[run.sh]
#!/bin/bash
# the make line also repeats each setting of config.mk as NAME=value (left out here)
make -C /OpenROAD-flow-scripts/flow DESIGN_CONFIG=/design/flow/config.mk WORK_HOME=/design/flow/orfs CLKGATE_MAP_FILE= finish
[config.mk]
export PLATFORM = sky130hd
export DESIGN_NAME = SystolicCore
export DESIGN_NICKNAME = SystolicCore
export VERILOG_FILES = /design/flow/design.v
export SDC_FILE = /design/flow/constraint.sdc
export NUM_CORES = 4
export LEC_CHECK = 0
export CAP_MARGIN = 20
export CORE_MARGIN = 2
export CORE_UTILIZATION = 58
export SLEW_MARGIN = 20
[constraint.sdc]
create_clock -name core_clock -period 7.93 [get_ports {clk}]
set_input_delay 1.5860 -clock core_clock [delete_from_list [all_inputs] [get_ports {clk}]]
set_output_delay 1.5860 -clock core_clock [all_outputs]
set_load 0.01 [all_outputs]
[design.v]
`timescale 1ns / 1ps
module PEv3(
    clk,
    rst, 
    in_en,
    data_horz,
    data_obli,
    data_vert,
    active,
    A,
    B,
    C,
    D,
    E,
    H,
    horz_out,
    obli_out,
    bypass_en,
    opsum
    );
    parameter iWIDTH = 16;
    parameter oWIDTH = 16;
    localparam M_WIDTH = oWIDTH;
    localparam A_WIDTH = oWIDTH;
    input clk, rst, active, in_en, A, B, C, D, E, H;
    input [iWIDTH-1:0] data_horz, data_obli;
    input [A_WIDTH-1:0] data_vert;
    output logic [A_WIDTH-1:0] opsum;
    output logic [iWIDTH-1:0] horz_out, obli_out;
    output logic bypass_en;
    logic [iWIDTH-1:0] data_a_reg;
    always@(posedge clk) begin
        if (rst == 0) begin
            data_a_reg <= 0;
        end
        else if (A_mux && in_en) begin
            data_a_reg <= data_horz;
        end
        else begin
            data_a_reg <= 0;
        end
    end
    logic [iWIDTH-1:0] data_b_reg;
    always@(posedge clk) begin
        if (rst == 0) begin
            data_b_reg <= 0;
        end
        else if (B_mux && in_en) begin
            data_b_reg <= (H_mux)? data_vert[iWIDTH-1:0]: data_obli;
        end 
        else begin
            data_b_reg <= 0;
        end
    end
    reg [M_WIDTH-1:0] m_reg;
    always@(posedge clk) begin
        if (rst == 0) begin
            m_reg <= 0;
        end
        else begin
            m_reg <= data_a_reg * data_b_reg;
        end
    end
    logic [A_WIDTH-1:0] a_wire;
    always@(m_reg or psum_mux) begin
        a_wire <= m_reg + psum_mux;
    end
    reg [A_WIDTH-1:0] psum_reg;
    always@(posedge clk) begin
        if (rst == 0) begin
            psum_reg <= 0;
        end
        else begin
            psum_reg <= a_wire;
        end
    end
    logic [A_WIDTH-1:0] psum_mux;
    always@(psum_reg or C_mux) begin
        if (C_mux == 1) begin
            psum_mux <= psum_reg;
        end
        else begin
            psum_mux <= 0;
        end
    end
    logic [A_WIDTH-1:0] opsum_mux;
    always@(a_wire or data_vert_mux or D_mux) begin
        if (D_mux == 1) begin
            opsum_mux <= a_wire;
        end
        else begin
            opsum_mux <= data_vert_mux;
        end
    end
    always@(posedge clk) begin
        if (rst == 0) begin
            opsum <= 0;
        end
        else begin
         opsum <= opsum_mux;
        end
    end
    logic [A_WIDTH-1:0] data_vert_mux;
    always@(data_vert or E_mux) begin
        if (E_mux == 1) begin
            data_vert_mux <= data_vert;
        end
        else begin
            data_vert_mux <= 0;
        end
    end
    wire A_mux;
    assign A_mux = (active)? A:0;
    wire B_mux;
    assign B_mux = (active)? B:0;
    wire C_mux;
    assign C_mux = (active)? C:0;
    wire D_mux;
    assign D_mux = (active)? D:0;
    wire E_mux;
    assign E_mux = E;
    wire H_mux;
    assign H_mux = (active)? H:0;
    assign horz_out = data_a_reg;
    assign obli_out = data_b_reg;
    always@(posedge clk) begin
        bypass_en <= in_en;
    end
endmodule
`timescale 1ns / 1ps
module ACv2(
    clk,
    rst,
    ipsum,
    bn_param_in_en,
    bn_param_in,
    config_bits,
    in_en,
    F,
    data_out,
    data_out_en,
    bn_param_out,
    bn_param_out_en
    );
    parameter IN_WIDTH = 32;  
    parameter ACC_WIDTH = 35;  
    parameter BN_SCALE_WIDTH = 16;
    parameter BN_SHIFT_WIDTH = 16;
    localparam BN_PARAM_WIDTH = BN_SCALE_WIDTH + BN_SHIFT_WIDTH;  
    input logic clk, rst, in_en, F, bn_param_in_en;
    input [2:0] config_bits;
    input logic [IN_WIDTH-1:0] ipsum;
    input [BN_PARAM_WIDTH-1:0] bn_param_in;
    output [ACC_WIDTH-1:0] data_out;
    output logic [BN_PARAM_WIDTH-1:0] bn_param_out;
    output logic bn_param_out_en, data_out_en;
    logic [IN_WIDTH-1:0] ipsum_reg;
    always@(posedge clk) begin
        if (~rst) begin
            ipsum_reg <= 0;
        end
        else if (in_en) begin
            ipsum_reg <= ipsum;
        end
        else begin
            ipsum_reg <= 0;
        end
    end
    logic [ACC_WIDTH-1:0] add_node;
    logic [ACC_WIDTH-1:0] psum_reg;
    always@(posedge clk) begin
        if (~rst) begin
            psum_reg <= 0;
        end
        else begin
            psum_reg <= add_node;
        end
    end
    logic in_en_dly;
    always@(posedge clk) begin
        in_en_dly <= in_en;
    end
    logic [ACC_WIDTH-1:0] psum_mux;
    assign psum_mux = (config_bits[2] & in_en_dly)? psum_reg:0;
    assign add_node = ipsum_reg + psum_mux;
    logic [BN_PARAM_WIDTH-1:0] bn_param_reg;
    always@(posedge clk) begin
        if (~rst) begin
            bn_param_reg <= 0;
        end
        else if (bn_param_in_en) begin
            bn_param_reg <= bn_param_in;
        end
    end
    logic [BN_SCALE_WIDTH-1:0] bn_scale;
    assign bn_scale = bn_param_reg[BN_PARAM_WIDTH-1:BN_PARAM_WIDTH-BN_SCALE_WIDTH];
    logic [BN_SHIFT_WIDTH-1:0] bn_shift;
    assign bn_shift = bn_param_reg[BN_SCALE_WIDTH-1:0];
    logic [BN_SCALE_WIDTH+ACC_WIDTH-1:0] bn_scale_node;
    assign bn_scale_node = add_node * bn_scale;
    logic [BN_SCALE_WIDTH+ACC_WIDTH:0] be_shift_node;
    assign be_shift_node = bn_scale_node + bn_shift;
    logic [BN_SCALE_WIDTH+ACC_WIDTH:0] bn_mux;
    assign bn_mux = (config_bits[0])? be_shift_node: add_node;
    logic [BN_SCALE_WIDTH+ACC_WIDTH:0] relu_node;
    assign relu_node = ($signed(bn_mux) > $signed(0))? bn_mux: 0;
    logic [BN_SCALE_WIDTH+ACC_WIDTH:0] relu_mux;
    assign relu_mux = (config_bits[1])? relu_node: bn_mux;
    assign data_out = relu_mux;
    assign data_out_en = F;
    always@(posedge clk) begin
        bn_param_out_en <= bn_param_in_en;
    end
    always@(posedge clk) begin
        bn_param_out <= bn_param_in;
    end
endmodule
`timescale 1ns / 1ps
module SystolicBank_v2(
	clk,
	rst,
	in_en,
	conv_mm,
	isac,
	isrelu,
	isbn,
	active_1,
	active_2,
	active_3,
	data_in_horz_1,
	data_in_horz_2,
	data_in_horz_3,
	data_in_obli_1,
	data_in_obli_2,
	data_in_obli_3,
	data_in_obli_4,
	data_in_obli_5,
	data_in_obli_6,
	bn_param_in,
	bn_param_in_en,
	A_1,
	A_2,
	A_3,
	A_4,
	B_1,
	B_2,
	B_3,
	B_4,
	C_1,
	C_2,
	C_3,
	C_4,
	D_1,
	D_2,
	D_3,
	D_4,
	E_1,
	E_2,
	E_3,
	E_4,
	F_1,
	F_2,
	F_3,
	F_4,
	G_1,
	G_2,
	G_3,
	G_4,
	H_1,
	H_2,
	H_3,
	H_4,
	dout_en_1,
	dout_en_2,
	dout_en_3,
	dout_en_4,
	dout_1,
	dout_2,
	dout_3,
	dout_4
);
	parameter nCols = 4;
	parameter nRows = 3;
	parameter iWidth = 8;
	parameter oWidth = 8;
	localparam MODE_CONV = 0; localparam MODE_MM = 1;
	input clk, rst, in_en, conv_mm, isac, isrelu, isbn;
	input active_1;
	input active_2;
	input active_3;
	input [7:0] data_in_horz_1;
	input [7:0] data_in_horz_2;
	input [7:0] data_in_horz_3;
	input [7:0] data_in_obli_1;
	input [7:0] data_in_obli_2;
	input [7:0] data_in_obli_3;
	input [7:0] data_in_obli_4;
	input [7:0] data_in_obli_5;
	input [7:0] data_in_obli_6;
	input [15:0] bn_param_in;
	input bn_param_in_en;
	input A_1;
	input A_2;
	input A_3;
	input A_4;
	input B_1;
	input B_2;
	input B_3;
	input B_4;
	input C_1;
	input C_2;
	input C_3;
	input C_4;
	input D_1;
	input D_2;
	input D_3;
	input D_4;
	input E_1;
	input E_2;
	input E_3;
	input E_4;
	input F_1;
	input F_2;
	input F_3;
	input F_4;
	input G_1;
	input G_2;
	input G_3;
	input G_4;
	input H_1;
	input H_2;
	input H_3;
	input H_4;
	output [7:0] dout_1;
	output [7:0] dout_2;
	output [7:0] dout_3;
	output [7:0] dout_4;
	output dout_en_1;
	output dout_en_2;
	output dout_en_3;
	output dout_en_4;
	logic bypass_en_1_0;
	logic bypass_en_1_1;
	logic bypass_en_1_2;
	logic bypass_en_1_3;
	logic bypass_en_1_4;
	logic bypass_en_2_0;
	logic bypass_en_2_1;
	logic bypass_en_2_2;
	logic bypass_en_2_3;
	logic bypass_en_2_4;
	logic bypass_en_3_0;
	logic bypass_en_3_1;
	logic bypass_en_3_2;
	logic bypass_en_3_3;
	logic bypass_en_3_4;
	logic [7:0] data_in_vert_1_1;
	logic [7:0] data_in_vert_1_2;
	logic [7:0] data_in_vert_1_3;
	logic [7:0] data_in_vert_1_4;
	logic [7:0] data_in_vert_2_1;
	logic [7:0] data_in_vert_2_2;
	logic [7:0] data_in_vert_2_3;
	logic [7:0] data_in_vert_2_4;
	logic [7:0] data_in_vert_3_1;
	logic [7:0] data_in_vert_3_2;
	logic [7:0] data_in_vert_3_3;
	logic [7:0] data_in_vert_3_4;
	logic [7:0] data_in_vert_4_1;
	logic [7:0] data_in_vert_4_2;
	logic [7:0] data_in_vert_4_3;
	logic [7:0] data_in_vert_4_4;
	logic [7:0] data_in_horz_1_0;
	logic [7:0] data_in_horz_1_1;
	logic [7:0] data_in_horz_1_2;
	logic [7:0] data_in_horz_1_3;
	logic [7:0] data_in_horz_1_4;
	logic [7:0] data_in_horz_2_0;
	logic [7:0] data_in_horz_2_1;
	logic [7:0] data_in_horz_2_2;
	logic [7:0] data_in_horz_2_3;
	logic [7:0] data_in_horz_2_4;
	logic [7:0] data_in_horz_3_0;
	logic [7:0] data_in_horz_3_1;
	logic [7:0] data_in_horz_3_2;
	logic [7:0] data_in_horz_3_3;
	logic [7:0] data_in_horz_3_4;
	logic [7:0] data_in_horz_4_0;
	logic [7:0] data_in_horz_4_1;
	logic [7:0] data_in_horz_4_2;
	logic [7:0] data_in_horz_4_3;
	logic [7:0] data_in_horz_4_4;
	logic [7:0] data_in_obli_1_0;
	logic [7:0] data_in_obli_1_1;
	logic [7:0] data_in_obli_1_2;
	logic [7:0] data_in_obli_1_3;
	logic [7:0] data_in_obli_1_4;
	logic [7:0] data_in_obli_2_0;
	logic [7:0] data_in_obli_2_1;
	logic [7:0] data_in_obli_2_2;
	logic [7:0] data_in_obli_2_3;
	logic [7:0] data_in_obli_2_4;
	logic [7:0] data_in_obli_3_0;
	logic [7:0] data_in_obli_3_1;
	logic [7:0] data_in_obli_3_2;
	logic [7:0] data_in_obli_3_3;
	logic [7:0] data_in_obli_3_4;
	logic [7:0] data_in_obli_4_0;
	logic [7:0] data_in_obli_4_1;
	logic [7:0] data_in_obli_4_2;
	logic [7:0] data_in_obli_4_3;
	logic [7:0] data_in_obli_4_4;
	logic [15:0] bn_param_out_1;
	logic [15:0] bn_param_out_2;
	logic [15:0] bn_param_out_3;
	logic [15:0] bn_param_out_4;
	logic bn_param_out_en_1;
	logic bn_param_out_en_2;
	logic bn_param_out_en_3;
	logic bn_param_out_en_4;
	assign data_in_vert_4_1 = (conv_mm == MODE_CONV)? 0: data_in_obli_3;
	assign data_in_vert_4_2 = (conv_mm == MODE_CONV)? 0: data_in_obli_4;
	assign data_in_vert_4_3 = (conv_mm == MODE_CONV)? 0: data_in_obli_5;
	assign data_in_vert_4_4 = (conv_mm == MODE_CONV)? 0: data_in_obli_6;
	assign bypass_en_1_0 = in_en;
	assign bypass_en_2_0 = in_en;
	assign bypass_en_3_0 = in_en;
	assign data_in_horz_1_0 = data_in_horz_1;
	assign data_in_horz_2_0 = data_in_horz_2;
	assign data_in_horz_3_0 = data_in_horz_3;
	assign data_in_obli_2_0 = (conv_mm == MODE_CONV)? data_in_obli_1: 0;
	assign data_in_obli_3_0 = (conv_mm == MODE_CONV)? data_in_obli_2: 0;
	assign data_in_obli_4_0 = (conv_mm == MODE_CONV)? data_in_obli_3: 0;
	assign data_in_obli_4_1 = (conv_mm == MODE_CONV)? data_in_obli_4: 0;
	assign data_in_obli_4_2 = (conv_mm == MODE_CONV)? data_in_obli_5: 0;
	assign data_in_obli_4_3 = (conv_mm == MODE_CONV)? data_in_obli_6: 0;
	PEv3 # (.iWIDTH(iWidth), .oWIDTH(oWidth)) p_1_1(.clk(clk), .rst(rst), .in_en(bypass_en_1_0), .data_vert(data_in_vert_2_1), .active(active_1), .data_horz(data_in_horz_1_0), .data_obli(data_in_obli_2_0), .A(A_1), .B(B_1), .C(C_1), .D(D_1), .E(E_1), .H(H_1), .horz_out(data_in_horz_1_1), .obli_out(data_in_obli_1_1), .bypass_en(bypass_en_1_1), .opsum(data_in_vert_1_1));
	PEv3 # (.iWIDTH(iWidth), .oWIDTH(oWidth)) p_1_2(.clk(clk), .rst(rst), .in_en(bypass_en_1_1), .data_vert(data_in_vert_2_2), .active(active_1), .data_horz(data_in_horz_1_1), .data_obli(data_in_obli_2_1), .A(A_2), .B(B_2), .C(C_2), .D(D_2), .E(E_2), .H(H_2), .horz_out(data_in_horz_1_2), .obli_out(data_in_obli_1_2), .bypass_en(bypass_en_1_2), .opsum(data_in_vert_1_2));
	PEv3 # (.iWIDTH(iWidth), .oWIDTH(oWidth)) p_1_3(.clk(clk), .rst(rst), .in_en(bypass_en_1_2), .data_vert(data_in_vert_2_3), .active(active_1), .data_horz(data_in_horz_1_2), .data_obli(data_in_obli_2_2), .A(A_3), .B(B_3), .C(C_3), .D(D_3), .E(E_3), .H(H_3), .horz_out(data_in_horz_1_3), .obli_out(data_in_obli_1_3), .bypass_en(bypass_en_1_3), .opsum(data_in_vert_1_3));
	PEv3 # (.iWIDTH(iWidth), .oWIDTH(oWidth)) p_1_4(.clk(clk), .rst(rst), .in_en(bypass_en_1_3), .data_vert(data_in_vert_2_4), .active(active_1), .data_horz(data_in_horz_1_3), .data_obli(data_in_obli_2_3), .A(A_4), .B(B_4), .C(C_4), .D(D_4), .E(E_4), .H(H_4), .horz_out(data_in_horz_1_4), .obli_out(data_in_obli_1_4), .bypass_en(bypass_en_1_4), .opsum(data_in_vert_1_4));
	PEv3 # (.iWIDTH(iWidth), .oWIDTH(oWidth)) p_2_1(.clk(clk), .rst(rst), .in_en(bypass_en_2_0), .data_vert(data_in_vert_3_1), .active(active_2), .data_horz(data_in_horz_2_0), .data_obli(data_in_obli_3_0), .A(A_1), .B(B_1), .C(C_1), .D(D_1), .E(E_1), .H(H_1), .horz_out(data_in_horz_2_1), .obli_out(data_in_obli_2_1), .bypass_en(bypass_en_2_1), .opsum(data_in_vert_2_1));
	PEv3 # (.iWIDTH(iWidth), .oWIDTH(oWidth)) p_2_2(.clk(clk), .rst(rst), .in_en(bypass_en_2_1), .data_vert(data_in_vert_3_2), .active(active_2), .data_horz(data_in_horz_2_1), .data_obli(data_in_obli_3_1), .A(A_2), .B(B_2), .C(C_2), .D(D_2), .E(E_2), .H(H_2), .horz_out(data_in_horz_2_2), .obli_out(data_in_obli_2_2), .bypass_en(bypass_en_2_2), .opsum(data_in_vert_2_2));
	PEv3 # (.iWIDTH(iWidth), .oWIDTH(oWidth)) p_2_3(.clk(clk), .rst(rst), .in_en(bypass_en_2_2), .data_vert(data_in_vert_3_3), .active(active_2), .data_horz(data_in_horz_2_2), .data_obli(data_in_obli_3_2), .A(A_3), .B(B_3), .C(C_3), .D(D_3), .E(E_3), .H(H_3), .horz_out(data_in_horz_2_3), .obli_out(data_in_obli_2_3), .bypass_en(bypass_en_2_3), .opsum(data_in_vert_2_3));
	PEv3 # (.iWIDTH(iWidth), .oWIDTH(oWidth)) p_2_4(.clk(clk), .rst(rst), .in_en(bypass_en_2_3), .data_vert(data_in_vert_3_4), .active(active_2), .data_horz(data_in_horz_2_3), .data_obli(data_in_obli_3_3), .A(A_4), .B(B_4), .C(C_4), .D(D_4), .E(E_4), .H(H_4), .horz_out(data_in_horz_2_4), .obli_out(data_in_obli_2_4), .bypass_en(bypass_en_2_4), .opsum(data_in_vert_2_4));
	PEv3 # (.iWIDTH(iWidth), .oWIDTH(oWidth)) p_3_1(.clk(clk), .rst(rst), .in_en(bypass_en_3_0), .data_vert(data_in_vert_4_1), .active(active_3), .data_horz(data_in_horz_3_0), .data_obli(data_in_obli_4_0), .A(A_1), .B(B_1), .C(C_1), .D(D_1), .E(E_1), .H(H_1), .horz_out(data_in_horz_3_1), .obli_out(data_in_obli_3_1), .bypass_en(bypass_en_3_1), .opsum(data_in_vert_3_1));
	PEv3 # (.iWIDTH(iWidth), .oWIDTH(oWidth)) p_3_2(.clk(clk), .rst(rst), .in_en(bypass_en_3_1), .data_vert(data_in_vert_4_2), .active(active_3), .data_horz(data_in_horz_3_1), .data_obli(data_in_obli_4_1), .A(A_2), .B(B_2), .C(C_2), .D(D_2), .E(E_2), .H(H_2), .horz_out(data_in_horz_3_2), .obli_out(data_in_obli_3_2), .bypass_en(bypass_en_3_2), .opsum(data_in_vert_3_2));
	PEv3 # (.iWIDTH(iWidth), .oWIDTH(oWidth)) p_3_3(.clk(clk), .rst(rst), .in_en(bypass_en_3_2), .data_vert(data_in_vert_4_3), .active(active_3), .data_horz(data_in_horz_3_2), .data_obli(data_in_obli_4_2), .A(A_3), .B(B_3), .C(C_3), .D(D_3), .E(E_3), .H(H_3), .horz_out(data_in_horz_3_3), .obli_out(data_in_obli_3_3), .bypass_en(bypass_en_3_3), .opsum(data_in_vert_3_3));
	PEv3 # (.iWIDTH(iWidth), .oWIDTH(oWidth)) p_3_4(.clk(clk), .rst(rst), .in_en(bypass_en_3_3), .data_vert(data_in_vert_4_4), .active(active_3), .data_horz(data_in_horz_3_3), .data_obli(data_in_obli_4_3), .A(A_4), .B(B_4), .C(C_4), .D(D_4), .E(E_4), .H(H_4), .horz_out(data_in_horz_3_4), .obli_out(data_in_obli_3_4), .bypass_en(bypass_en_3_4), .opsum(data_in_vert_3_4));
	ACv2 # (.IN_WIDTH(oWidth), .ACC_WIDTH(oWidth), .BN_SCALE_WIDTH(oWidth), .BN_SHIFT_WIDTH(oWidth)) ac_1(.clk(clk), .rst(rst), .config_bits({isac, isrelu, isbn}), .in_en(G_1), .ipsum(data_in_vert_1_1), .F(F_1), .bn_param_in_en(bn_param_in_en), .bn_param_in(bn_param_in), .bn_param_out(bn_param_out_1), .bn_param_out_en(bn_param_out_en_1), .data_out_en(dout_en_1), .data_out(dout_1));
	ACv2 # (.IN_WIDTH(oWidth), .ACC_WIDTH(oWidth), .BN_SCALE_WIDTH(oWidth), .BN_SHIFT_WIDTH(oWidth)) ac_2(.clk(clk), .rst(rst), .config_bits({isac, isrelu, isbn}), .in_en(G_2), .ipsum(data_in_vert_1_2), .F(F_2), .bn_param_in_en(bn_param_out_en_1), .bn_param_in(bn_param_out_1), .bn_param_out(bn_param_out_2), .bn_param_out_en(bn_param_out_en_2), .data_out_en(dout_en_2), .data_out(dout_2));
	ACv2 # (.IN_WIDTH(oWidth), .ACC_WIDTH(oWidth), .BN_SCALE_WIDTH(oWidth), .BN_SHIFT_WIDTH(oWidth)) ac_3(.clk(clk), .rst(rst), .config_bits({isac, isrelu, isbn}), .in_en(G_3), .ipsum(data_in_vert_1_3), .F(F_3), .bn_param_in_en(bn_param_out_en_2), .bn_param_in(bn_param_out_2), .bn_param_out(bn_param_out_3), .bn_param_out_en(bn_param_out_en_3), .data_out_en(dout_en_3), .data_out(dout_3));
	ACv2 # (.IN_WIDTH(oWidth), .ACC_WIDTH(oWidth), .BN_SCALE_WIDTH(oWidth), .BN_SHIFT_WIDTH(oWidth)) ac_4(.clk(clk), .rst(rst), .config_bits({isac, isrelu, isbn}), .in_en(G_4), .ipsum(data_in_vert_1_4), .F(F_4), .bn_param_in_en(bn_param_out_en_3), .bn_param_in(bn_param_out_3), .bn_param_out(bn_param_out_4), .bn_param_out_en(bn_param_out_en_4), .data_out_en(dout_en_4), .data_out(dout_4));
endmodule
`timescale 1ns / 1ps
module DFSMv2(
    clk,
    rst,
    start,
    config_bits,
    in_en,
    start_out,
    in_en_bypass,
    A, B, C, D, E, F, G, H
    );
    parameter MAX_nPERIOD = 8;
    parameter MAX_nLMAC = 3*512*8;
    parameter MAX_nSHFT = 192;
    localparam CONF_REG_LEN = $clog2(MAX_nPERIOD) + $clog2(MAX_nLMAC) + $clog2(MAX_nSHFT);
    localparam MAC_CNT_WIDTH = (MAX_nLMAC > MAX_nSHFT)? MAX_nLMAC:MAX_nSHFT;
    input clk, rst, start, in_en;
    input [CONF_REG_LEN:0] config_bits;
    output logic start_out, in_en_bypass, A, B, C, D, E, F, G, H;
    localparam S0 = 0; localparam S1 = 1; localparam S2 = 2; localparam S0p = 3;
    localparam mdCONV = 0; localparam mdMM = 1;
    logic mode;
    assign mode = config_bits[CONF_REG_LEN];
    logic [$clog2(MAX_nPERIOD)-1:0] config_nPeriod;
    assign config_nPeriod = config_bits[CONF_REG_LEN-1:CONF_REG_LEN-$clog2(MAX_nPERIOD)];
    logic [$clog2(MAX_nLMAC)-1:0] config_nLMAC;
    assign config_nLMAC = config_bits[CONF_REG_LEN-$clog2(MAX_nPERIOD)-1:CONF_REG_LEN-$clog2(MAX_nPERIOD)-$clog2(MAX_nLMAC)];
    logic [$clog2(MAX_nSHFT)-1:0] config_nSHFT;
    assign config_nSHFT = config_bits[CONF_REG_LEN-$clog2(MAX_nPERIOD)-$clog2(MAX_nLMAC)-1:0];
    reg [1:0] state;
    always@(posedge clk) begin
        if (rst == 0) begin
            state <= S0;
        end
        else begin
            case (state)
                S0: begin
                        if (start) begin
                            state <= S0p;
                        end
                    end
                S0p: begin
                        if (in_en) begin
                            state <= S1;
                        end
                     end
                S1: begin
                        if (!(mac_count < config_nLMAC-1)) begin
                            state <= S2;
                        end 
                        else begin
                            if (~in_en) begin
                                state <= S0p;
                            end
                        end
                    end
                S2: begin
                        if (!(mac_count < config_nSHFT-1)) begin
                            if (period_count < config_nPeriod-1) begin
                                state <= (in_en)? S1:S0p;
                            end
                            else begin
                                state <= S0;
                            end
                        end
                    end
            endcase
        end
    end
    reg [$clog2(MAC_CNT_WIDTH)-1:0] mac_count;
    always@(posedge clk) begin
        if (~rst) begin
            mac_count <= 0;
        end
        else begin
            if (state == S1) begin
                if (mac_count < config_nLMAC-1) begin
                    mac_count <= mac_count + 1;
                end
                else begin
                    mac_count <= 0;
                end
            end
            else if (state == S2) begin
                if (mac_count < config_nSHFT-1) begin
                    mac_count <= mac_count + 1;
                end
                else begin
                    mac_count <= 0;
                end
            end
            else if (state == S0p) begin
                mac_count <= mac_count;
            end
            else begin
                mac_count <= 0;
            end
        end
    end
    reg [$clog2(MAX_nPERIOD)-1:0] period_count;
    always@(posedge clk) begin
        if (rst == 0) begin
            period_count <= 0;
        end
        else if (state == S0) begin
            period_count <= 0;
        end
        else if (state == S2 && (!(mac_count == MAX_nSHFT-1))) begin
            if (period_count < config_nPeriod-1) begin
                period_count <= period_count + 1;
            end
            else begin
                period_count <= 0;
            end
        end
    end
    always@(state) begin
        if (state == S1) begin
            A = 1;
        end
        else begin
            A = 0;
        end
    end
    always@(state) begin
        if (state == S1 || state == S0p) begin
            B = 1;
        end
        else begin
            B = 0;
        end
    end
    always@(posedge clk) begin
        if (state == S1 || state == S0p) begin
            C <= 1;
        end
        else begin
            C <= 0;
        end
    end
    always@(posedge clk) begin
        if (state == S1) begin
            D <= 1;
        end
        else begin
            D <= 0;
        end
    end
    always@(posedge clk) begin
        if (state == S2) begin
            E <= 1;
        end
        else begin
            E <= 0;
        end
    end
    reg [MAX_nSHFT-1:0] F_dly;
    always@(posedge clk) begin
        if (rst == 0) begin
            F_dly <= 0;
        end
        else if (state == S2 && mac_count == 0) begin
            F_dly <= {F_dly[MAX_nSHFT-2:0], 1'b1};
        end
        else begin
            F_dly <= {F_dly[MAX_nSHFT-2:0], 1'b0};
        end
    end
    always@(posedge clk) begin
        if (rst == 0) begin
            F <= 0;
        end
        else begin
            F <= F_dly[config_nSHFT-1];
        end
    end
    always@(posedge clk) begin
        G <= (state == S2)? 1:0;
    end
    always@(posedge clk) begin
        H <= (mode == mdMM && state == S1)? 1: 0;
    end
    always@(posedge clk) begin
        in_en_bypass <= in_en;
    end
    always@(posedge clk) begin
        start_out <= start;
    end
endmodule
`timescale 1ns / 1ps
module DFSMv3(
    clk,
    rst,
    start,
    config_bits,
    all_data_rdy,
    in_en,
    start_out,
    in_en_bypass,
    data_preread,
    A, B, C, D, E, F, G, H
    );
    parameter MAX_nPERIOD = 8;
    parameter MAX_nLMAC = 3*512*8;
    parameter MAX_nSHFT = 192;
    localparam CONF_REG_LEN = $clog2(MAX_nPERIOD) + $clog2(MAX_nLMAC) + $clog2(MAX_nSHFT);
    localparam MAC_CNT_WIDTH = (MAX_nLMAC > MAX_nSHFT)? MAX_nLMAC:MAX_nSHFT;
    input clk, rst, start, all_data_rdy, in_en;
    input [CONF_REG_LEN:0] config_bits;
    output logic start_out, in_en_bypass, data_preread, A, B, C, D, E, F, G, H;
    localparam S0 = 0; localparam S1 = 1; localparam S2 = 2; localparam S0p = 3;
    localparam mdCONV = 0; localparam mdMM = 1;
    logic mode;
    assign mode = config_bits[CONF_REG_LEN];
    logic [$clog2(MAX_nPERIOD)-1:0] config_nPeriod;
    assign config_nPeriod = config_bits[CONF_REG_LEN-1:CONF_REG_LEN-$clog2(MAX_nPERIOD)];
    logic [$clog2(MAX_nLMAC)-1:0] config_nLMAC;
    assign config_nLMAC = config_bits[CONF_REG_LEN-$clog2(MAX_nPERIOD)-1:CONF_REG_LEN-$clog2(MAX_nPERIOD)-$clog2(MAX_nLMAC)];
    logic [$clog2(MAX_nSHFT)-1:0] config_nSHFT;
    assign config_nSHFT = config_bits[CONF_REG_LEN-$clog2(MAX_nPERIOD)-$clog2(MAX_nLMAC)-1:0];
    reg [1:0] state;
    always@(posedge clk) begin
        if (rst == 0) begin
            state <= S0;
        end
        else begin
            case (state)
                S0: begin
                        if (start) begin
                            state <= S0p;
                        end
                    end
                S0p: begin
                        if (all_data_rdy) begin
                            state <= S1;
                        end
                     end
                S1: begin
                        if (!(mac_count < config_nLMAC-1)) begin
                            state <= S2;
                        end 
                        else begin
                            if (~all_data_rdy) begin
                                state <= S0p;
                            end
                        end
                    end
                S2: begin
                        if (!(mac_count < config_nSHFT-1)) begin
                            if (period_count < config_nPeriod-1) begin
                                state <= (all_data_rdy)? S1:S0p;
                            end
                            else begin
                                state <= S0;
                            end
                        end
                    end
            endcase
        end
    end
    reg [$clog2(MAC_CNT_WIDTH)-1:0] mac_count;
    always@(posedge clk) begin
        if (~rst) begin
            mac_count <= 0;
        end
        else begin
            if (state == S1) begin
                if (mac_count < config_nLMAC-1) begin
                    mac_count <= mac_count + 1;
                end
                else begin
                    mac_count <= 0;
                end
            end
            else if (state == S2) begin
                if (mac_count < config_nSHFT-1) begin
                    mac_count <= mac_count + 1;
                end
                else begin
                    mac_count <= 0;
                end
            end
            else if (state == S0p) begin
                mac_count <= mac_count;
            end
            else begin
                mac_count <= 0;
            end
        end
    end
    reg [$clog2(MAX_nPERIOD)-1:0] period_count;
    always@(posedge clk) begin
        if (rst == 0) begin
            period_count <= 0;
        end
        else if (state == S0) begin
            period_count <= 0;
        end
        else if (state == S2 && (!(mac_count == MAX_nSHFT-1))) begin
            if (period_count < config_nPeriod-1) begin
                period_count <= period_count + 1;
            end
            else begin
                period_count <= 0;
            end
        end
    end
    logic A_dly;
    always@(posedge clk) begin
        if (state == S1) begin
            A_dly <= 1;
        end
        else begin
            A_dly <= 0;
        end
    end
    always@(posedge clk) begin
        A <= A_dly;
    end
    logic B_dly;
    always@(posedge clk) begin
        if (state == S1 || state == S0p) begin
            B_dly <= 1;
        end
        else begin
            B_dly <= 0;
        end
    end
    always@(posedge clk) begin
        B <= B_dly;
    end
    logic [1:0] C_dly;
    always@(posedge clk) begin
        if (state == S1 || state == S0p) begin
            C_dly <= {C_dly[0], 1'b1};
        end
        else begin
            C_dly <= {C_dly[0], 1'b0};
        end
    end
    always@(posedge clk) begin
        C <= C_dly[1];
    end
    logic [2:0] D_dly;
    always@(posedge clk) begin
        if (state == S1) begin
            D_dly <= {D_dly[1:0], 1'b1};
        end
        else begin
            D_dly <= {D_dly[1:0], 1'b0};
        end
    end
    always@(posedge clk) begin
        D <= D_dly[2];
    end
    logic [1:0] E_dly;
    always@(posedge clk) begin
        E_dly <= (state == S2)? {E_dly[0], 1'b1} : {E_dly[0], 1'b0}; 
    end
    always@(posedge clk) begin
        E <= E_dly[1];
    end
    reg [MAX_nSHFT+1:0] F_dly;
    always@(posedge clk) begin
        if (rst == 0) begin
            F_dly <= 0;
        end
        else if (state == S2 && mac_count == 0) begin
            F_dly <= {F_dly[MAX_nSHFT:0], 1'b1};
        end
        else begin
            F_dly <= {F_dly[MAX_nSHFT:0], 1'b0};
        end
    end
    always@(posedge clk) begin
        if (rst == 0) begin
            F <= 0;
        end
        else begin
            F <= F_dly[config_nSHFT+1];
        end
    end
    logic [1:0] G_dly;
    always@(posedge clk) begin
        G_dly <= (state == S2)? {G_dly[0], 1'b1}:{G_dly[0], 1'b0};
    end
    always@(posedge clk) begin
        G <= G_dly[1];
    end
    logic [1:0] H_dly;
    always@(posedge clk) begin
        H_dly <= (mode == mdMM && state == S1)? {H_dly[0], 1'b1}: {H_dly[0], 1'b0};
    end
    always@(posedge clk) begin
        H <= H_dly[1];
    end
    always@(posedge clk) begin
        in_en_bypass <= in_en;
    end
    always@(posedge clk) begin
        start_out <= start;
    end
    assign data_preread = (state == S1)? 1: 0;
endmodule
module SystolicCore(
	input clk,
	input rst,
	input start,
	input mode_conv_mm,
	input isac,
	input isrelu,
	input isbn,
	input [22:0] dfsm_config,
	input all_data_rdy,
	input pe_config_1_1,
	input pe_config_1_2,
	input pe_config_1_3,
	input pe_config_2_1,
	input pe_config_2_2,
	input pe_config_2_3,
	input [7:0] data_horz_1_1,
	input [7:0] data_horz_1_2,
	input [7:0] data_horz_1_3,
	input [7:0] data_horz_2_1,
	input [7:0] data_horz_2_2,
	input [7:0] data_horz_2_3,
	input [7:0] data_obli_1,
	input [7:0] data_obli_2,
	input [7:0] data_obli_3,
	input [7:0] data_obli_4,
	input [7:0] data_obli_5,
	input [7:0] data_obli_6,
	input [15:0] data_bn_1,
	input [15:0] data_bn_2,
	input data_bn_en,
	output data_preread,
	output [7:0] dout_1_1,
	output [7:0] dout_1_2,
	output [7:0] dout_1_3,
	output [7:0] dout_1_4,
	output [7:0] dout_2_1,
	output [7:0] dout_2_2,
	output [7:0] dout_2_3,
	output [7:0] dout_2_4,
	output dout_en_1_1,
	output dout_en_1_2,
	output dout_en_1_3,
	output dout_en_1_4,
	output dout_en_2_1,
	output dout_en_2_2,
	output dout_en_2_3,
	output dout_en_2_4
);
	parameter nCols = 4;
	parameter nRows = 3;
	parameter iWidth = 8;
	parameter oWidth = 8;
	parameter DFSM_MAX_nPERIOD = 512;
	parameter DFSM_MAX_nLMAC = 3072;
	parameter DFSM_MAX_nSHFT = 3;
	logic A_1, A_2, A_3, A_4;
	logic B_1, B_2, B_3, B_4;
	logic C_1, C_2, C_3, C_4;
	logic D_1, D_2, D_3, D_4;
	logic E_1, E_2, E_3, E_4;
	logic F_1, F_2, F_3, F_4;
	logic G_1, G_2, G_3, G_4;
	logic H_1, H_2, H_3, H_4;
	logic dfsm_data_en_1, dfsm_data_en_2, dfsm_data_en_3, dfsm_data_en_4;
	logic start_bypass_1, start_bypass_2, start_bypass_3, start_bypass_4;
	logic array_data_en;
	always@(posedge clk) begin
		if (~rst) begin
			array_data_en <= 0;
		end
		else begin
			array_data_en <= data_preread;
		end
	end
	SystolicBank_v2 # (.iWidth(iWidth), .oWidth(oWidth), .nRows(nRows), .nCols(nCols)) bank_1(.clk(clk), .rst(rst), .in_en(array_data_en), .conv_mm(mode_conv_mm), .isac(isac), .isrelu(isrelu), .isbn(isbn), .bn_param_in_en(data_bn_en), .bn_param_in(data_bn_1), .active_1(pe_config_1_1), .active_2(pe_config_1_2), .active_3(pe_config_1_3), .data_in_horz_1(data_horz_1_1), .data_in_horz_2(data_horz_1_2), .data_in_horz_3(data_horz_1_3), .data_in_obli_1(data_obli_1), .data_in_obli_2(data_obli_2), .data_in_obli_3(data_obli_3), .data_in_obli_4(data_obli_4), .data_in_obli_5(data_obli_5), .data_in_obli_6(data_obli_6), .A_1(A_1), .A_2(A_2), .A_3(A_3), .A_4(A_4), .B_1(B_1), .B_2(B_2), .B_3(B_3), .B_4(B_4), .C_1(C_1), .C_2(C_2), .C_3(C_3), .C_4(C_4), .D_1(D_1), .D_2(D_2), .D_3(D_3), .D_4(D_4), .E_1(E_1), .E_2(E_2), .E_3(E_3), .E_4(E_4), .F_1(F_1), .F_2(F_2), .F_3(F_3), .F_4(F_4), .G_1(G_1), .G_2(G_2), .G_3(G_3), .G_4(G_4), .H_1(H_1), .H_2(H_2), .H_3(H_3), .H_4(H_4), .dout_en_1(dout_en_1_1), .dout_en_2(dout_en_1_2), .dout_en_3(dout_en_1_3), .dout_en_4(dout_en_1_4), .dout_1(dout_1_1), .dout_2(dout_1_2), .dout_3(dout_1_3), .dout_4(dout_1_4));
	SystolicBank_v2 # (.iWidth(iWidth), .oWidth(oWidth), .nRows(nRows), .nCols(nCols)) bank_2(.clk(clk), .rst(rst), .in_en(array_data_en), .conv_mm(mode_conv_mm), .isac(isac), .isrelu(isrelu), .isbn(isbn), .bn_param_in_en(data_bn_en), .bn_param_in(data_bn_2), .active_1(pe_config_2_1), .active_2(pe_config_2_2), .active_3(pe_config_2_3), .data_in_horz_1(data_horz_2_1), .data_in_horz_2(data_horz_2_2), .data_in_horz_3(data_horz_2_3), .data_in_obli_1(data_obli_1), .data_in_obli_2(data_obli_2), .data_in_obli_3(data_obli_3), .data_in_obli_4(data_obli_4), .data_in_obli_5(data_obli_5), .data_in_obli_6(data_obli_6), .A_1(A_1), .A_2(A_2), .A_3(A_3), .A_4(A_4), .B_1(B_1), .B_2(B_2), .B_3(B_3), .B_4(B_4), .C_1(C_1), .C_2(C_2), .C_3(C_3), .C_4(C_4), .D_1(D_1), .D_2(D_2), .D_3(D_3), .D_4(D_4), .E_1(E_1), .E_2(E_2), .E_3(E_3), .E_4(E_4), .F_1(F_1), .F_2(F_2), .F_3(F_3), .F_4(F_4), .G_1(G_1), .G_2(G_2), .G_3(G_3), .G_4(G_4), .H_1(H_1), .H_2(H_2), .H_3(H_3), .H_4(H_4), .dout_en_1(dout_en_2_1), .dout_en_2(dout_en_2_2), .dout_en_3(dout_en_2_3), .dout_en_4(dout_en_2_4), .dout_1(dout_2_1), .dout_2(dout_2_2), .dout_3(dout_2_3), .dout_4(dout_2_4));
	DFSMv3 # (.MAX_nPERIOD(DFSM_MAX_nPERIOD), .MAX_nLMAC(DFSM_MAX_nLMAC), .MAX_nSHFT(DFSM_MAX_nSHFT)) fsm_1(.clk(clk), .rst(rst), .config_bits({mode_conv_mm, dfsm_config}), .all_data_rdy(all_data_rdy), .in_en(array_data_en), .start(start), .data_preread(data_preread), .in_en_bypass(dfsm_data_en_1), .start_out(start_bypass_1), .A(A_1), .B(B_1), .C(C_1), .D(D_1), .E(E_1), .F(F_1), .G(G_1), .H(H_1));
	DFSMv2 # (.MAX_nPERIOD(DFSM_MAX_nPERIOD), .MAX_nLMAC(DFSM_MAX_nLMAC), .MAX_nSHFT(DFSM_MAX_nSHFT)) fsm_2(.clk(clk), .rst(rst), .config_bits({mode_conv_mm, dfsm_config}), .in_en(dfsm_data_en_1), .start(start_bypass_1), .in_en_bypass(dfsm_data_en_2), .start_out(start_bypass_2), .A(A_2), .B(B_2), .C(C_2), .D(D_2), .E(E_2), .F(F_2), .G(G_2), .H(H_2));
	DFSMv2 # (.MAX_nPERIOD(DFSM_MAX_nPERIOD), .MAX_nLMAC(DFSM_MAX_nLMAC), .MAX_nSHFT(DFSM_MAX_nSHFT)) fsm_3(.clk(clk), .rst(rst), .config_bits({mode_conv_mm, dfsm_config}), .in_en(dfsm_data_en_2), .start(start_bypass_2), .in_en_bypass(dfsm_data_en_3), .start_out(start_bypass_3), .A(A_3), .B(B_3), .C(C_3), .D(D_3), .E(E_3), .F(F_3), .G(G_3), .H(H_3));
	DFSMv2 # (.MAX_nPERIOD(DFSM_MAX_nPERIOD), .MAX_nLMAC(DFSM_MAX_nLMAC), .MAX_nSHFT(DFSM_MAX_nSHFT)) fsm_4(.clk(clk), .rst(rst), .config_bits({mode_conv_mm, dfsm_config}), .in_en(dfsm_data_en_3), .start(start_bypass_3), .in_en_bypass(dfsm_data_en_4), .start_out(start_bypass_4), .A(A_4), .B(B_4), .C(C_4), .D(D_4), .E(E_4), .F(F_4), .G(G_4), .H(H_4));
endmodule
==> run summary, run 1 <==
run results: layout check faults negative setup slack, cell area power density 146 nW/um^2, Stages on worst setup path 28, Leakage Power 0.0549 uW, Max stage delay cell, worst path fa_1, start of the worst register-to-register path bank_2.p_2_1.data_b_reg[2]$_SDFF_PN0_, post-detailed-placement half-perimeter wirelength 201 mm, global-route wire length before repair 411 mm, # setup viols final between 60 and 70, R2R setup slack between 4000 and 5000 ps, Min-Delay Endpoint fsm_1.D_dly[1]$_DFF_P_, Crit path largest cell delay 580 ps, flops & latches, synth 1469, sum of buffers and inverters on the critical path 7, Period Utilization, post-route 117%, outcome finished with violations, NumNets Final 13142, number of buffers on the longest clock path 3, Clock transition at path regs 60 ps, Multiplexer share 1.85%, total tool warning count ~70, setup repair after global routing missed its margin yes, Synth logic family adder cells, Final Hold Violating Endpoints 0, antenna violations before repair 18, Worst Setup Start Kind input pin, adder-cell share of the synthesized area 27.7%, clock latency reported for the late side of the worst-skew pair about 810 ps, number of global-route vias before repair 75054, part of the total power dissipated in the clock network 49.1%, TritonCTS buffer count 163, average instance area after synthesis 9.09 um^2, mean routed wirelength per cell roughly 19 um, DR vias approximately 74000, Max Cap Violations 0, total sequential power roughly 7600 uW, sequential share of power 46.3%, net count of the mapped netlist 12573, H-tree depth 4, Achievable Freq 108 MHz, setup slack after layout -1320 ps, Cell Rows ~150, relative slew slack 29.2%, area added between synthesis and finish 15.7%, clock sink count 1469, CTS tree built, kind of end point of the critical path primary output, Worst Path Arrival ~7700 ps, worst clock skew on the final layout about 35 ps, first-pass iteration count of the detailed router 6, fraction of post-synthesis cell area in the top cell type by area 30.3%, Critical Path Start isac, cell count listed in synth_stat.txt roughly 11000, die span in x ~410 um, Die Ht 413 um, number of design-rule violations left by the first detailed-router iteration 4655, # port buffers 238, Seq share, synth 30.3%, net switching power 3810 uW, number of stages on the worst hold path 0, actual slew at the worst max-slew pin between 1000 and 1500 ps, tally of nets with antenna violations remaining after routing 0, worst slack at placement -1790 ps, I/O pins 239, capture point of the worst path dout_2_3[4], GRT Residual Overflow 0, count of pins over their slew limit 0, # hold bufs at CTS 0, worst hold slack 325 ps, root buffer selected by CTS clkbuf_16, vias per cell 5.43, required time of the critical path 6340 ps, XOR Share, Synth 6.51%, RePlAce Congestion 0.946, yosys stat area 96900 um^2, Critical R2R Capture bank_2.p_2_1.m_reg[7]$_SDFF_PN0_, net switching fraction of the power 23.3%, complex-gate fraction of the synthesized area roughly 7%, internal cell power 12500 uW, detailed-route wire length 259 mm, kind of cell adding the most delay to the critical path adder cells, worst reg-to-reg path cell count 12, maximum ir drop on the vdd rail 0.204 mV, min Tclk post-route a little over 9000 ps, largest net degree at the start of global routing 145, Worst Setup Path Type in2out, area share of and/or/nand/nor cells after synthesis 20.7%, floorplan die area approximately 170000 um^2, detailed-route DRC error count 0, largest power group clock, asr flop ratio synth 0%, HP Start fsm_1.D_dly[0]$_DFF_P_, Worst Hold Class reg2reg, count of synthesis-stage warnings from yosys 5, final core utilization 67.3%, overall track demand over capacity in global routing 30.5%, clk pwr 8040 uW, Mapped Area slightly below 100000 um^2, maximum fanout encountered on the critical timing path 8, distinct cell type count after synthesis 82, top flip-flop cell by instance count after synthesis dfxtp_1, Yosys top cell by area dfxtp_1, number of instances in the synthesized netlist 10668, core footprint 167000 um^2, most instantiated library cell after synthesis dfxtp_1, Gate power share 4.6%, ranking of synthesized cells by area dfxtp_1 (30%), fa_1 (14%), ha_1 (14%), and2_1 (8.6%), inv_1 (4.7%), combinational group power around 750 uW, leading post-synthesis cells by instance count dfxtp_1 (1469), and2_1 (1337), inv_1 (1209), number of flops mapped to enable cells by yosys 0, Core Density at Floorplan 58.2%
cell type report:
cell class | instances | area, um^2
multi-input cells | 7665 | 63500
fillers | 13693 | 54500
flip-flops and latches | 1469 | 29400
repair buffers | 728 | 6130
inverters | 1210 | 4550
clock buffers | 207 | 4450
well taps | 2204 | 2760
clock inverters | 88 | 1280
diodes | 10 | 25.0
per-layer routing:
metal | global-route usage [%] | vias up | routed length [um]
met5 | 0 | - | 65
met4 | 12.7 | 10 | 11200
met3 | 4.49 | 553 | 14000
met2 | 50.6 | 1922 | 121000
met1 | 39.9 | 35797 | 112000
li1 | - | 35473 | -
metrics by stage:
stage / setup TNS (ps) / total power, uW / std cells / instance area, um^2
after detailed placement: -101500 / 8470 / 13211 / 105000
after global routing: -82890 / 16900 / 13576 / 112000
final: -67790 / 16400 / 13581 / 112000
after CTS: -72380 / 16500 / 13552 / 112000
after global placement: -95810 / 8460 / 13211 / 105000
after floorplan: -45160 / 8090 / 10668 / 98100
what timing repair did:
item                                    4_1_cts  5_1_grt
gates resized                               379       90
buffers inserted                             46       20
pin swaps                                   108      101
endpoints found under the setup margin       64       64
gates cloned                                  0        1
==> run 2: changes to the inputs <==
- ABC_AREA: unset -> 1
- CAP_MARGIN: 20 -> 0
- CORE_ASPECT_RATIO: unset -> 0.62
- CORE_UTILIZATION: 58 -> 15
- CTS_CLUSTER_DIAMETER: unset -> 226
- GPL_ROUTABILITY_DRIVEN: unset -> 0
- MIN_ROUTING_LAYER: unset -> met1
- PLACE_DENSITY_LB_ADDON: unset -> 0.23
- SLEW_MARGIN: 20 -> 10
- TNS_END_PERCENT: unset -> 95
- clock period: 7.93 -> 12.0 ns (I/O delays scaled with it)
==> run 2 against run 1 <==
Compared with the run above: now clean on timing, DRC and antenna; core utilization down 49 points; clock power down 24%; power down 28%; global-route usage down 20 points; sequential share of layout area down 2.6 points; largest cell class unchanged.
==> run summary, run 2 <==
run results: required time of the critical path 9600 ps, Worst Hold Class reg2reg, kind of end point of the critical path primary output, asr flop ratio synth 0%, CTS tree built, largest power group clock, worst reg-to-reg path cell count 14, flops & latches, synth 1469, met3 Track Usage GR 1.42%, maximum fanout encountered on the critical timing path 15, number of flops mapped to enable cells by yosys 0, post-CTS setup buffers 0, count of fill cells added during filler insertion 78863, I/O pins around 240, worst hold slack 325 ps, start of the worst register-to-register path bank_1.p_2_1.data_a_reg[2]$_SDFF_PN0_, Leakage Power 0.0621 uW, count of synthesis-stage warnings from yosys 5, Max Cap Violations 0, worst clock skew on the final layout 119 ps, net count of the mapped netlist between 15000 and 20000, Die Ht 662 um, part of the total power dissipated in the clock network 52.0%, Core Density at Floorplan 15.1%, number of buffers on the longest clock path 4, total sequential power between 5000 and 6000 uW, top flip-flop cell by instance count after synthesis dfxtp_1, sequential share of power 42.5%, met1 track demand over resource in global routing 16.1%, mean routed wirelength per cell 15.8 um, distinct cell type count after synthesis 54, XOR Share, Synth 4.74%, root buffer selected by CTS clkbuf_16, Period Utilization, post-route 97.1%, internal cell power 8800 uW, floorplan die area 705000 um^2, net switching fraction of the power 25.5%, complex-gate fraction of the synthesized area roughly 6.5%, total tool warning count 56, power after layout 11800 uW, adder-cell share of the synthesized area around a quarter, Final Hold Violating Endpoints 0, min Tclk post-route 11650 ps, ranking of synthesized cells by area dfxtp_1 (28%), fa_1 (13%), ha_1 (13%), inv_1 (12%), nand2_1 (11%), Max stage delay cell, worst path fa_1, cell count listed in synth_stat.txt 14275, Stages on worst setup path 32, Worst Path Arrival 9250 ps, H-tree depth 4, most instantiated library cell after synthesis inv_1, area share of and/or/nand/nor cells after synthesis 20.7%, DR vias 85235, capture point of the worst path dout_1_2[1], sum of buffers and inverters on the critical path 8, number of design-rule violations left by the first detailed-router iteration roughly 5600, Critical Path Start isac, kind of cell adding the most delay to the critical path adder cells, cell area power density around 95 nW/um^2, Min-Delay Endpoint fsm_1.G$_DFF_P_, antenna violations before repair 77, number of stages on the worst hold path 0, clock latency reported for the late side of the worst-skew pair between 900 and 1000 ps, # port buffers roughly 240, Crit path largest cell delay 550 ps, die span in x 1.06 mm, number of global-route vias before repair roughly 84000, Seq share, synth 28.1%, Worst Setup Start Kind input pin, actual slew at the worst max-slew pin roughly 1200 ps, Synth logic family adder cells, average instance area after synthesis 7.33 um^2, combinational group power 649 uW, Clock transition at path regs 60 ps, R2R setup slack 7860 ps, Yosys top cell by area dfxtp_1, clk pwr 6150 uW, met2 global-route usage about 16%, # setup viols final 0, outcome timing/DRC/antenna clean, overall track demand over capacity in global routing 10.5%, vias per cell approximately 3.6, first-pass iteration count of the detailed router 6, relative slew slack 18.1%, leading post-synthesis cells by instance count inv_1 (3403), nand2_1 (3076), dfxtp_1 (1469), maximum ir drop on the vdd rail 0.120 mV, setup repair after global routing missed its margin no, largest net degree at the start of global routing roughly 120, peak-usage layer in the global routing report met1, net switching power 3020 uW, tally of nets with antenna violations remaining after routing 0, Cell Rows between 200 and 250, setup TNS 0 ps, detailed-route wire length 377 mm, detailed-route DRC error count 0, count of pins over their slew limit 0, NumNets Final roughly 16000, HP Start fsm_1.G_dly[1]$_DFF_P_, GRT Residual Overflow 0, final core utilization 17.9%, global-route wire length before repair 561 mm, fraction of post-synthesis cell area in the top cell type by area roughly 28%, number of instances in the synthesized netlist 14275, Critical R2R Capture bank_1.p_2_1.m_reg[7]$_SDFF_PN0_, TritonCTS buffer count 182, Gate power share 5.5%, clock sink count 1469, post-detailed-placement half-perimeter wirelength between 300 and 400 mm, Mapped Area 105000 um^2, Register Area 29400 um^2, Achievable Freq 85.8 MHz, Multiplexer share 0.689%, Worst Setup Path Type in2out, yosys stat area 105000 um^2, core footprint 695000 um^2, multi-input combinational cell area 61100 um^2, area added between synthesis and finish 19.1%
-- run 2: cell type report --
type	count	share of cell area (%)
repair buffers	349	2.65
clock inverters	84	1.06
clock buffers	248	4.20
multi-input cells	9040	49.0
inverters	3407	10.3
diodes	16	0.0321
well taps	9234	9.26
flip-flops and latches	1469	23.6
-- run 2: what timing repair did --
item | CTS | global route
hold buffers | 0 | 0
setup endpoints to repair | 0 | 50
gates resized | 0 | 31
-- run 2: metrics by stage --
| stage | setup WS, ps | cell area [um^2] | cells |
|---|---|---|---|
| 2_1_floorplan | 2020 | 105000 | 14275 |
| 3_3_place_gp | 222 | 118000 | 23499 |
| 3_5_place_dp | 213 | 118000 | 23499 |
| 6_report | 346 | 125000 | 23847 |
| 5_1_grt | 5.03 | 125000 | 23833 |
| 4_1_cts | 205 | 125000 | 23831 |
-- run 2: metal layers --
metal	vias up	share of wire, %
met3	312	4.6
met2	1621	41
li1	43335	-
met5	-	0.0040
met1	39963	53
met4	4	1.5
==> run 3: changes to the inputs <==
- ABC_AREA: 1 -> unset
- CAP_MARGIN: 0 -> 20
- CORE_ASPECT_RATIO: 0.62 -> unset
- CORE_UTILIZATION: 15 -> 11
- CTS_CLUSTER_DIAMETER: 226 -> unset
- GPL_ROUTABILITY_DRIVEN: 0 -> unset
- MIN_ROUTING_LAYER: met1 -> unset
- PLACE_DENSITY: unset -> 0.6
- PLACE_DENSITY_LB_ADDON: 0.23 -> unset
- SLEW_MARGIN: 10 -> 20
- TNS_END_PERCENT: 95 -> unset
- clock period: 12.0 -> 17.1 ns (I/O delays scaled with it)
==> run 3 against run 2 <==
Compared with the run above: sequential power is about 30% lower; clock skew fell by 26 ps; die area rose by 26%; first-iteration DRC count fell by 9.7%; combinational power shrank 45%; critical endpoint is now dout_2_3[1]; largest power group unchanged; sequential cell count unchanged; via count down 14%; critical path depth down 5; wire length decreased by 16%; core utilization down 4.3 points; synthesized area down 7.4%; cell count is 5.0% lower.
==> run summary, run 3 <==
run results: post-detailed-placement half-perimeter wirelength approximately 250 mm, Mapped Area slightly below 100000 um^2, complex-gate fraction of the synthesized area under 10%, HP Start fsm_1.H_dly[0]$_DFF_P_, Gate power share 4.5%, sequential share of power between 40% and 50%, number of design-rule violations left by the first detailed-router iteration 5024, Seq share, synth 30.3%, Worst Hold Class reg2reg, sum of buffers and inverters on the critical path 7, clock sink count 1469, adder-cell share of the synthesized area 27.7%, Yosys top cell by area dfxtp_1, Final Cell Area roughly 120000 um^2, internal cell power 5980 uW, yosys stat area 96900 um^2, ranking of synthesized cells by area dfxtp_1 (30%), fa_1 (14%), ha_1 (14%), and2_1 (8.6%), inv_1 (4.7%), Critical R2R Capture bank_1.p_2_1.m_reg[7]$_SDFF_PN0_, asr flop ratio synth 0%, kind of end point of the critical path primary output, cell area power density around 66 nW/um^2, root buffer selected by CTS clkbuf_16, I/O pins 239, number of stages on the worst hold path 0, total sequential power 3510 uW, count of pins over their slew limit 0, area share of and/or/nand/nor cells after synthesis 20.7%, setup repair after global routing missed its margin no, vias per cell 3.22, combinational group power between 300 and 400 uW, start of the worst register-to-register path bank_1.p_2_1.data_a_reg[1]$_SDFF_PN0_, floorplan die area 889000 um^2, Die Ht 943 um, power after layout 7900 uW, area added between synthesis and finish 23.4%, cell count listed in synth_stat.txt 10668, net count of the mapped netlist about 13000, average instance area after synthesis 9.09 um^2, Clock transition at path regs 60 ps, Crit path largest cell delay 830 ps, actual slew at the worst max-slew pin 1140 ps, capture point of the worst path dout_2_3[1], kind of cell adding the most delay to the critical path adder cells, RePlAce Congestion 0.856, R2R setup slack 13280 ps, Worst Setup Path Type in2out, total tool warning count 64, mean routed wirelength per cell 13.9 um, antenna violations before repair 113, Core Density at Floorplan between 10% and 20%, global-route wire length before repair 473 mm, worst clock skew on the final layout 93.0 ps, required time of the critical path 13680 ps, clock latency reported for the late side of the worst-skew pair between 900 and 1000 ps, TritonCTS buffer count 178, Period Utilization, post-route between 80% and 90%, most instantiated library cell after synthesis dfxtp_1, XOR Share, Synth 6.51%, setup TNS 0 ps, # hold bufs at CTS 0, die span in x around 940 um, number of flops mapped to enable cells by yosys 0, Cell Rows 344, GRT Residual Overflow 0, part of the total power dissipated in the clock network approximately 51%, relative slew slack between 20% and 30%, outcome timing/DRC/antenna clean, largest net degree at the start of global routing 112, tally of nets with antenna violations remaining after routing 0, Worst Setup Start Kind input pin, Achievable Freq 67.7 MHz, most used cell, CP fa_1, net switching power 1920 uW, detailed-route DRC error count 0, setup slack after layout approximately 2300 ps, net switching fraction of the power 24.3%, core footprint 878000 um^2, number of global-route vias before repair ~74000, H-tree depth 4, # port buffers about 240, maximum ir drop on the vdd rail about 0.084 mV, maximum fanout encountered on the critical timing path 50, Critical Path Start isac, number of instances resized during post-cts repair 0, Min-Delay Endpoint fsm_1.H_dly[1]$_DFF_P_, Stages on worst setup path 27, Max Cap Violations 0, # setup viols final 0, detailed-route wire length approximately 320 mm, number of instances in the synthesized netlist 10668, Worst Path Arrival 11340 ps, Multiplexer share 1.85%, largest power group clock, Placed Area roughly 110000 um^2, worst slack at placement 2340 ps, NumNets Final about 13000, post-CTS setup buffers 0, Final Hold Violating Endpoints 0, overall track demand over capacity in global routing 6.95%, number of buffers on the longest clock path 4, flops & latches, synth 1469, first-pass iteration count of the detailed router 6, fraction of post-synthesis cell area in the top cell type by area slightly above 30%, Max stage delay cell, worst path a21oi_1, leading post-synthesis cells by instance count dfxtp_1 (1469), and2_1 (1337), inv_1 (1209), distinct cell type count after synthesis about 82, min Tclk post-route between 10000 and 15000 ps, CTS tree built, final core utilization 13.6%, Leakage Power ~0.053 uW, worst reg-to-reg path cell count 12, count of synthesis-stage warnings from yosys 5, DR vias 72995, top flip-flop cell by instance count after synthesis dfxtp_1, Synth logic family adder cells, clk pwr 4040 uW
run 3: cell type report:
class	instances	area, um^2
clock inverters	87	1200
inverters	1210	4550
diodes	74	185
repair buffers	320	2950
fillers	99495	758000
multi-input cells	7665	61800
well taps	11591	14500
clock buffers	239	5050
flip-flops and latches	1469	29400
run 3: layer usage:
layer | vias to the layer above | wire length, um | GRT usage, %
met5 | - | 666 | 0
met4 | 36 | 10500 | 2.06
met2 | 1948 | 139000 | 11.1
met3 | 528 | 22900 | 1.82
met1 | 35686 | 143000 | 9.15
li1 | 34797 | - | -
run 3: per-stage QoR:
stage / hold WS (ps) / std cells
5_1_grt: 335 / 22607
3_3_place_gp: 311 / 22251
3_5_place_dp: 314 / 22253
4_1_cts: 328 / 22579
2_1_floorplan: 310 / 10668
6_report: 327 / 22655
==> run 4: changes to the inputs <==
- ABC_AREA: unset -> 1
- CORE_UTILIZATION: 11 -> 72
- CTS_CLUSTER_DIAMETER: unset -> 36
- CTS_CLUSTER_SIZE: unset -> 14
- PLACE_DENSITY: 0.6 -> unset
- PLACE_DENSITY_LB_ADDON: unset -> 0.1
- SETUP_SLACK_MARGIN: unset -> 1.15
- clock period: 17.1 -> 4.07 ns (I/O delays scaled with it)
==> run 4 against run 3 <==
Compared with the run above: the run now fails in 5_1_grt; synthesized area grew 8.0%; die area is 83% lower; synthesized cell count grew 34%.
==> run summary, run 4 <==
yosys + openroad results -> number of instances in the synthesized netlist 14275, worst slack at placement -3920 ps, Seq share, synth 28.1%, post-detailed-placement half-perimeter wirelength 235 mm, Die Ht roughly 390 um, TritonCTS buffer count ~220, Core Density at Floorplan 72.7%, asr flop ratio synth 0%, distinct cell type count after synthesis 54, top flip-flop cell by instance count after synthesis dfxtp_1, RePlAce Congestion 1.01, average instance area after synthesis 7.33 um^2, adder-cell share of the synthesized area 25.6%, floorplan die area ~150000 um^2, # hold bufs at CTS 0, yosys stat area about 100000 um^2, XOR Share, Synth 4.74%, most instantiated library cell after synthesis inv_1, clock sink count 1469, cell count listed in synth_stat.txt 14275, fraction of post-synthesis cell area in the top cell type by area between 20% and 30%, cell count after placement 16866, ranking of synthesized cells by area dfxtp_1 (28%), fa_1 (13%), ha_1 (13%), inv_1 (12%), nand2_1 (11%), Mapped Area roughly 100000 um^2, number of flops mapped to enable cells by yosys 0, last step reached 5_1_grt, I/O pins 239, core footprint 144000 um^2, net count of the mapped netlist 16180, Cell Rows 139, # port buffers 238, complex-gate fraction of the synthesized area 6.53%, die span in x 385 um, H-tree depth 4, Yosys top cell by area dfxtp_1, flops & latches, synth 1469, Synth logic family adder cells, Multiplexer share less than 1%, area share of and/or/nand/nor cells after synthesis 20.7%, root buffer selected by CTS clkbuf_16, leading post-synthesis cells by instance count inv_1 (3403), nand2_1 (3076), dfxtp_1 (1469), outcome stopped before the end, count of synthesis-stage warnings from yosys 5, number of buffers on the longest clock path 3
==> run 4: repair_timing <==
| action | in CTS |
|---|---|
| cloned | 3 |
| setup buffers | 322 |
| resized | 932 |
| setup endpoints to repair | 246 |
| pin swaps | 393 |
==> run 4: metrics by stage <==
| stage | TNS, ps | area, um^2 |
|---|---|---|
| after floorplan | -135500 | 107000 |
| after global placement | -234170 | 117000 |
| after detailed placement | -241720 | 117000 |
| after CTS | -191490 | 129000 |
==> run 5: changes to the inputs <==
- ABC_AREA: 1 -> unset
- CTS_CLUSTER_DIAMETER: 36 -> unset
- CTS_CLUSTER_SIZE: 14 -> 50
- PLACE_DENSITY_LB_ADDON: 0.1 -> unset
- SETUP_SLACK_MARGIN: 1.15 -> 0.2
- clock period: 4.07 -> 8.44 ns (I/O delays scaled with it)
==> run 5 against run 4 <==
Compared with the run above: synthesized cell count decreased by 25%; now fails the layout checks on negative setup slack; synthesized area decreased by 7.4%; die area fell by 7.3%.
==> run summary, run 5 <==
run results: relative slew slack 25.7%, asr flop ratio synth 0%, sum of buffers and inverters on the critical path 6, Achievable Freq between 100 and 150 MHz, Worst Setup Path Type in2out, Final Cell Area 112000 um^2, # setup viols final around 64, Cell Rows 134, number of instances in the synthesized netlist 10668, setup TNS -45240 ps, post-detailed-placement half-perimeter wirelength 198 mm, RePlAce Congestion 0.959, detailed-routing wirelength on met1 approximately 100 mm, part of the total power dissipated in the clock network 48.2%, root buffer selected by CTS clkbuf_16, DR vias 76965, start of the worst register-to-register path fsm_1.C$_DFF_P_, combinational group power 719 uW, die span in x 371 um, most used cell, CP fa_1, # port buffers 238, top flip-flop cell by instance count after synthesis dfxtp_1, distinct cell type count after synthesis 82, detailed-route DRC error count 0, Worst Path Arrival about 7700 ps, Clock transition at path regs 60 ps, number of stages on the worst hold path 0, internal cell power 11600 uW, number of flops mapped to enable cells by yosys 0, mean routed wirelength per cell 20.4 um, R2R setup slack 4490 ps, largest net degree at the start of global routing 187, yosys stat area roughly 97000 um^2, actual slew at the worst max-slew pin 1110 ps, capture point of the worst path dout_2_3[4], Period Utilization, post-route 111%, cell area power density 135 nW/um^2, max layer used met5, vias per cell a little under 6, average instance area after synthesis about 9 um^2, H-tree depth 4, largest power group clock, I/O pins 239, required time of the critical path 6750 ps, Stages on worst setup path 27, # hold bufs at CTS 0, global-route wire length before repair 423 mm, layout check faults negative setup slack, count of pins over their slew limit 0, ranking of synthesized cells by area dfxtp_1 (30%), fa_1 (14%), ha_1 (14%), and2_1 (8.6%), inv_1 (4.7%), Synth logic family adder cells, worst slack at placement -1560 ps, sequential share of power 47.0%, clk pwr 7310 uW, NumNets Final 13143, net count of the mapped netlist ~13000, Max Cap Violations 0, HP Start fsm_1.H_dly[1]$_DFF_P_, amount of wire on met3 after detailed routing 19.9 mm, area added between synthesis and finish 15.5%, tally of nets with antenna violations remaining after routing 0, number of design-rule violations left by the first detailed-router iteration a little over 6000, Min-Delay Endpoint fsm_1.H$_DFF_P_, Die Ht 371 um, antenna violations before repair 22, Worst Setup Start Kind input pin, most instantiated library cell after synthesis dfxtp_1, worst reg-to-reg path cell count 12, number of global-route vias before repair 79535, number of buffers on the longest clock path 3, total tool warning count 68, Max stage delay cell, worst path fa_1, total sequential power 7120 uW, Gate power share 4.8%, min Tclk post-route roughly 9400 ps, Crit path largest cell delay 500 ps, kind of end point of the critical path primary output, fraction of post-synthesis cell area in the top cell type by area 30.3%, clock latency reported for the late side of the worst-skew pair around 800 ps, final core utilization 83.9%, area share of and/or/nand/nor cells after synthesis 20.7%, CTS tree built, TritonCTS buffer count 155, net switching power 3550 uW, Yosys top cell by area dfxtp_1, Mapped Area 96900 um^2, cell count listed in synth_stat.txt 10668, Final Hold Violating Endpoints 0, Seq share, synth 30.3%, detailed-route wire length 268 mm, GRT Residual Overflow 0, Critical Path Start isac, kind of cell adding the most delay to the critical path adder cells, Leakage Power approximately 0.055 uW, adder-cell share of the synthesized area 27.7%, overall track demand over capacity in global routing about two fifths, complex-gate fraction of the synthesized area 6.99%, setup slack after layout -939 ps, count of synthesis-stage warnings from yosys 5, maximum fanout encountered on the critical timing path 6, Placed Area 104000 um^2, clock sink count 1469, core footprint 133000 um^2, Critical R2R Capture bank_2.p_3_1.opsum[7]$_SDFF_PN0_, XOR Share, Synth 6.51%, leading post-synthesis cells by instance count dfxtp_1 (1469), and2_1 (1337), inv_1 (1209), outcome finished with violations, Worst Hold Class reg2reg, Multiplexer share under 10%, met2 wirelength from detailed routing approximately 130 mm, setup repair after global routing missed its margin yes, flops & latches, synth roughly 1500, maximum ir drop on the vdd rail 0.212 mV, worst clock skew on the final layout 40.8 ps, Core Density at Floorplan 72.6%, first-pass iteration count of the detailed router 6, floorplan die area approximately 140000 um^2, net switching fraction of the power 23.5%
-- run 5: cell type report --
class	instances	area (um^2)
Antenna cell	11	27.5
Clock buffer	215	4450
Clock inverter	66	1000
Fill cell	8025	21500
Inverter	1210	4550
Multi-Input combinational cell	7665	63900
Sequential cell	1469	29400
Tap cell	1768	2210
Timing Repair Buffer	737	6420
-- run 5: per-stage QoR --
step	total power [uW]	hold WS, ps	cells
after floorplan	7610	310	10668
after global placement	7920	314	12743
after detailed placement	7940	312	12743
after CTS	15100	326	13103
after global routing	15500	332	13136
final	15100	326	13141
-- run 5: metal layers --
layer	global-route usage (%)	up-vias
met5	0	-
met4	20.8	24
met3	6.83	900
met2	64.7	3136
met1	48.1	37428
li1	-	35477
-- run 5: repair_timing --
action	in CTS	in global routing
cloned	5	0
setup buffers	74	28
setup endpoints to repair	64	64
pin swaps	118	131
gates resized	403	147
Power figures rest on the tool's default switching activity, not on a simulated workload.
